==> inputs of run X <==
==> flow/design.v <==
`timescale 1ns / 1ps
module apb_master(
    input pclk, presetn, pready, pslverr, 
    input [31:0] prdata,wdata,addr,
    input start,write,
    input [3:0] strb,
    input [2:0] prot,
    output reg psel,penable,pwrite,
    output reg [31:0] paddr,pwdata,
    output reg [3:0] pstrb,
    output reg [2:0] pprot,
    output reg done,error,
    output reg [31:0] rdata
    );
    parameter idle=2'b00,
              setup=2'b01,
              access=2'b10;
    reg [1:0] state, next;  
    always @(posedge pclk, negedge presetn) 
    begin
        if(!presetn) state<=idle;
        else state<=next;
    end 
    always @(*) begin
        case(state)
        idle: next = start?setup:idle;
        setup: next = access;
        access: next=pready?idle:access;
        default: next=idle;
    endcase    
    end 
    always @(posedge pclk,negedge presetn)
    begin
        if(!presetn) begin
        psel<=0;
        penable<=0;
        done<=0;
        error<=0;
        paddr <= 0;
        pwrite <= 0;
        pwdata <= 0;
        pstrb <= 0;
        pprot <= 0;
        rdata <= 0;
        end else begin
        case(state)
        idle: begin
            done<=0;
            error<=0;
            psel<=0;
            penable<=0;
        end
        setup: begin
            psel<=1;
            penable<=0;
            paddr<=addr;
            pwrite<=write;
            pwdata<=wdata;
            pstrb<=strb;
            pprot<=prot;
        end
        access: begin
            penable<=1;
            if(pready) begin
                done<=1;
                error<=pslverr;
                if(!write) rdata<=prdata;
            end
        end
    endcase
    end
    end      
endmodule
`timescale 1ns / 1ps
module apb_slave #(
    parameter base_addr = 32'h0000_0000
)(
    input         pclk,
    input         presetn,
    input         psel,
    input         penable,
    input         pwrite,
    input  [31:0] paddr,
    input  [31:0] pwdata,
    input  [3:0]  pstrb,
    input  [2:0]  pprot,
    output reg [31:0] prdata,
    output reg        pready,
    output reg        pslverr
);
    reg [31:0] regfile [0:3];
    wire [1:0] reg_sel    = paddr[3:2];
    wire       addr_valid = (paddr[31:4] == base_addr[31:4]);
    always @(posedge pclk or negedge presetn) begin
        if (!presetn) begin
            pready <= 0;
        end else begin
            pready <= (psel && penable);  
        end
    end
    always @(posedge pclk or negedge presetn) begin
        if (!presetn) begin
            pslverr <= 0;
        end else if (psel && penable) begin
            pslverr <= ~addr_valid;
        end else begin
            pslverr <= 0;
        end
    end
    always @(posedge pclk or negedge presetn) begin
        if (!presetn) begin
            regfile[0] <= 0;
            regfile[1] <= 0;
            regfile[2] <= 0;
            regfile[3] <= 0;
        end else if (psel && penable && pwrite && addr_valid) begin
            if (pstrb[0]) regfile[reg_sel][7:0]   <= pwdata[7:0];
            if (pstrb[1]) regfile[reg_sel][15:8]  <= pwdata[15:8];
            if (pstrb[2]) regfile[reg_sel][23:16] <= pwdata[23:16];
            if (pstrb[3]) regfile[reg_sel][31:24] <= pwdata[31:24];
        end
    end
    always @(posedge pclk or negedge presetn) begin
        if (!presetn) begin
            prdata <= 0;
        end else if (psel && penable && !pwrite && addr_valid) begin
            prdata <= regfile[reg_sel];
        end
    end
endmodule
`timescale 1ns / 1ps
module apb_top(
    input        pclk,
    input        presetn,
    input        start,
    input        write,
    input [31:0] addr,
    input [31:0] wdata,
    input [3:0]  strb,
    input [2:0]  prot,
    output [31:0] rdata,
    output        done,
    output        error
);
    wire        psel;
    wire        penable;
    wire        pwrite;
    wire [31:0] paddr;
    wire [31:0] pwdata;
    wire [3:0]  pstrb;
    wire [2:0]  pprot;
    wire [31:0] prdata_int;
    wire        pready_int;
    wire        pslverr_int;
    wire psel0 = psel && (paddr[31:12] == 20'h00000);   
    wire psel1 = psel && (paddr[31:12] == 20'h0001);   
    wire [31:0] prdata0;
    wire        pready0;
    wire        pslverr0;
    wire [31:0] prdata1;
    wire        pready1;
    wire        pslverr1;
    assign prdata_int = psel0 ? prdata0
                      : psel1 ? prdata1
                      : 32'h0000_0000;
    assign pready_int = psel0 ? pready0
                      : psel1 ? pready1
                      : penable;
    assign pslverr_int= psel0 ? pslverr0
                      : psel1 ? pslverr1
                      : 1'b1;
    apb_master master (
        .pclk    (pclk),
        .presetn (presetn),
        .start   (start),
        .write   (write),
        .addr    (addr),
        .wdata   (wdata),
        .strb    (strb),
        .prot    (prot),
        .psel    (psel),
        .penable (penable),
        .pwrite  (pwrite),
        .paddr   (paddr),
        .pwdata  (pwdata),
        .pstrb   (pstrb),
        .pprot   (pprot),
        .done    (done),
        .error   (error),
        .rdata   (rdata),
        .prdata  (prdata_int),
        .pready  (pready_int),
        .pslverr (pslverr_int)
    );
    apb_slave #(.base_addr(32'h0000_0000)) slave0 (
        .pclk    (pclk),
        .presetn (presetn),
        .psel    (psel0),
        .penable (penable),
        .pwrite  (pwrite),
        .paddr   (paddr),
        .pwdata  (pwdata),
        .pstrb   (pstrb),
        .pprot   (pprot),
        .prdata  (prdata0),
        .pready  (pready0),
        .pslverr (pslverr0)
    );
    apb_slave #(.base_addr(32'h0000_1000)) slave1 (
        .pclk    (pclk),
        .presetn (presetn),
        .psel    (psel1),
        .penable (penable),
        .pwrite  (pwrite),
        .paddr   (paddr),
        .pwdata  (pwdata),
        .pstrb   (pstrb),
        .pprot   (pprot),
        .prdata  (prdata1),
        .pready  (pready1),
        .pslverr (pslverr1)
    );
endmodule
==> flow/run.sh <==
#!/bin/bash
# the make line also repeats each setting of config.mk as NAME=value (left out here)
make -C /OpenROAD-flow-scripts/flow DESIGN_CONFIG=/design/flow/config.mk WORK_HOME=/design/flow/orfs CLKGATE_MAP_FILE= finish
==> flow/config.mk <==
export PLATFORM = sky130hd
export DESIGN_NAME = apb_top
export DESIGN_NICKNAME = apb_top
export VERILOG_FILES = /design/flow/design.v
export SDC_FILE = /design/flow/constraint.sdc
export NUM_CORES = 4
export LEC_CHECK = 0
export ABC_AREA = 0
export CAP_MARGIN = 30
export CORE_ASPECT_RATIO = 1.03
export CORE_MARGIN = 2
export CORE_UTILIZATION = 72
export CTS_CLUSTER_DIAMETER = 356
export CTS_CLUSTER_SIZE = 15
export GPL_ROUTABILITY_DRIVEN = 1
export PLACE_DENSITY_LB_ADDON = 0.05
export SETUP_SLACK_MARGIN = 0.11
export SLEW_MARGIN = 30
==> flow/constraint.sdc <==
create_clock -name core_clock -period 2.33 [get_ports {pclk}]
set_input_delay 0.4660 -clock core_clock [delete_from_list [all_inputs] [get_ports {pclk}]]
set_output_delay 0.4660 -clock core_clock [all_outputs]
set_load 0.01 [all_outputs]
==> run K (differences from run X) <==
==> flow/config.mk (replaced) <==
export PLATFORM = sky130hd
export DESIGN_NAME = apb_top
export DESIGN_NICKNAME = apb_top
export VERILOG_FILES = /design/flow/design.v
export SDC_FILE = /design/flow/constraint.sdc
export NUM_CORES = 4
export LEC_CHECK = 0
export CAP_MARGIN = 20
export CELL_PAD_IN_SITES_DETAIL_PLACEMENT = 1
export CORE_MARGIN = 2
export CORE_UTILIZATION = 40
export CTS_CLUSTER_DIAMETER = 243
export GPL_ROUTABILITY_DRIVEN = 0
export HOLD_SLACK_MARGIN = 0.28
export SLEW_MARGIN = 20
==> flow/constraint.sdc (replaced) <==
create_clock -name core_clock -period 4.42 [get_ports {pclk}]
set_input_delay 0.8840 -clock core_clock [delete_from_list [all_inputs] [get_ports {pclk}]]
set_output_delay 0.8840 -clock core_clock [all_outputs]
set_load 0.01 [all_outputs]
==> insert_results.sql <==
-- flow metrics import
INSERT INTO impl_metrics (metric_group, metric, value, unit) VALUES
('floorplanning', 'placement_rows', '60', ''),
('worst_setup_path', 'delay_of_the_slowest_cell_on_the_worst_path', '0.41', 'ns'),
('clocking', 'holdBufCountCts', '1', ''),
('floorplanning', 'dieWidth', '163', 'um'),
('worst_setup_path', 'timing.critical_path.fanout_max', '16', ''),
('pwr', 'power.sequential.fraction', '51.7', '%'),
('pwr', 'p_leak', '10.7', 'nW'),
('cells_and_area', 'multi_input_comb_area', '7950', 'sq um'),
('grt', 'grt_use_met1', '42.3', '%'),
('outcome', 'run_status', 'no timing/DRC/antenna violations', ''),
('placement', 'place_hpwl', '25300', 'um'),
('grt', 'grt.met2_usage', '55.3', '%'),
('detailed_routing', 'drt_pre_antenna_iters', '7', ''),
('final_timing', 'setup_slack', '0.0978', 'ns');
Source of the figures above: run X

==> insert_results.sql <==
-- flow metrics import
INSERT INTO impl_metrics (metric_group, metric, value, unit) VALUES
('pwr', 'p_leak', '10.5', 'nW'),
('placement', 'place_hpwl', '26200', 'um'),
('worst_setup_path', 'timing.critical_path.slowest_stage_cell', 'sky130_fd_sc_hd__nor3_4', ''),
('floorplanning', 'placement_rows', '79', ''),
('grt', 'grt_use_met1', '24.1', '%'),
('outcome', 'run_status', 'no timing/DRC/antenna violations', ''),
('yosys', 'xor_share', '0', '%'),
('worst_setup_path', 'timing.critical_path.fanout_max', '102', ''),
('clocking', 'holdBufCountCts', '0', ''),
('final_timing', 'setup_slack', '1.02', 'ns'),
('detailed_routing', 'drt_pre_antenna_iters', '6', ''),
('pwr', 'power.sequential.fraction', '47.5', '%'),
('grt', 'grt.met2_usage', '31.7', '%'),
('cells_and_area', 'multi_input_comb_area', '7770', 'sq um');
Source of the figures above: run K

Power is estimated from default activity; no workload was simulated.
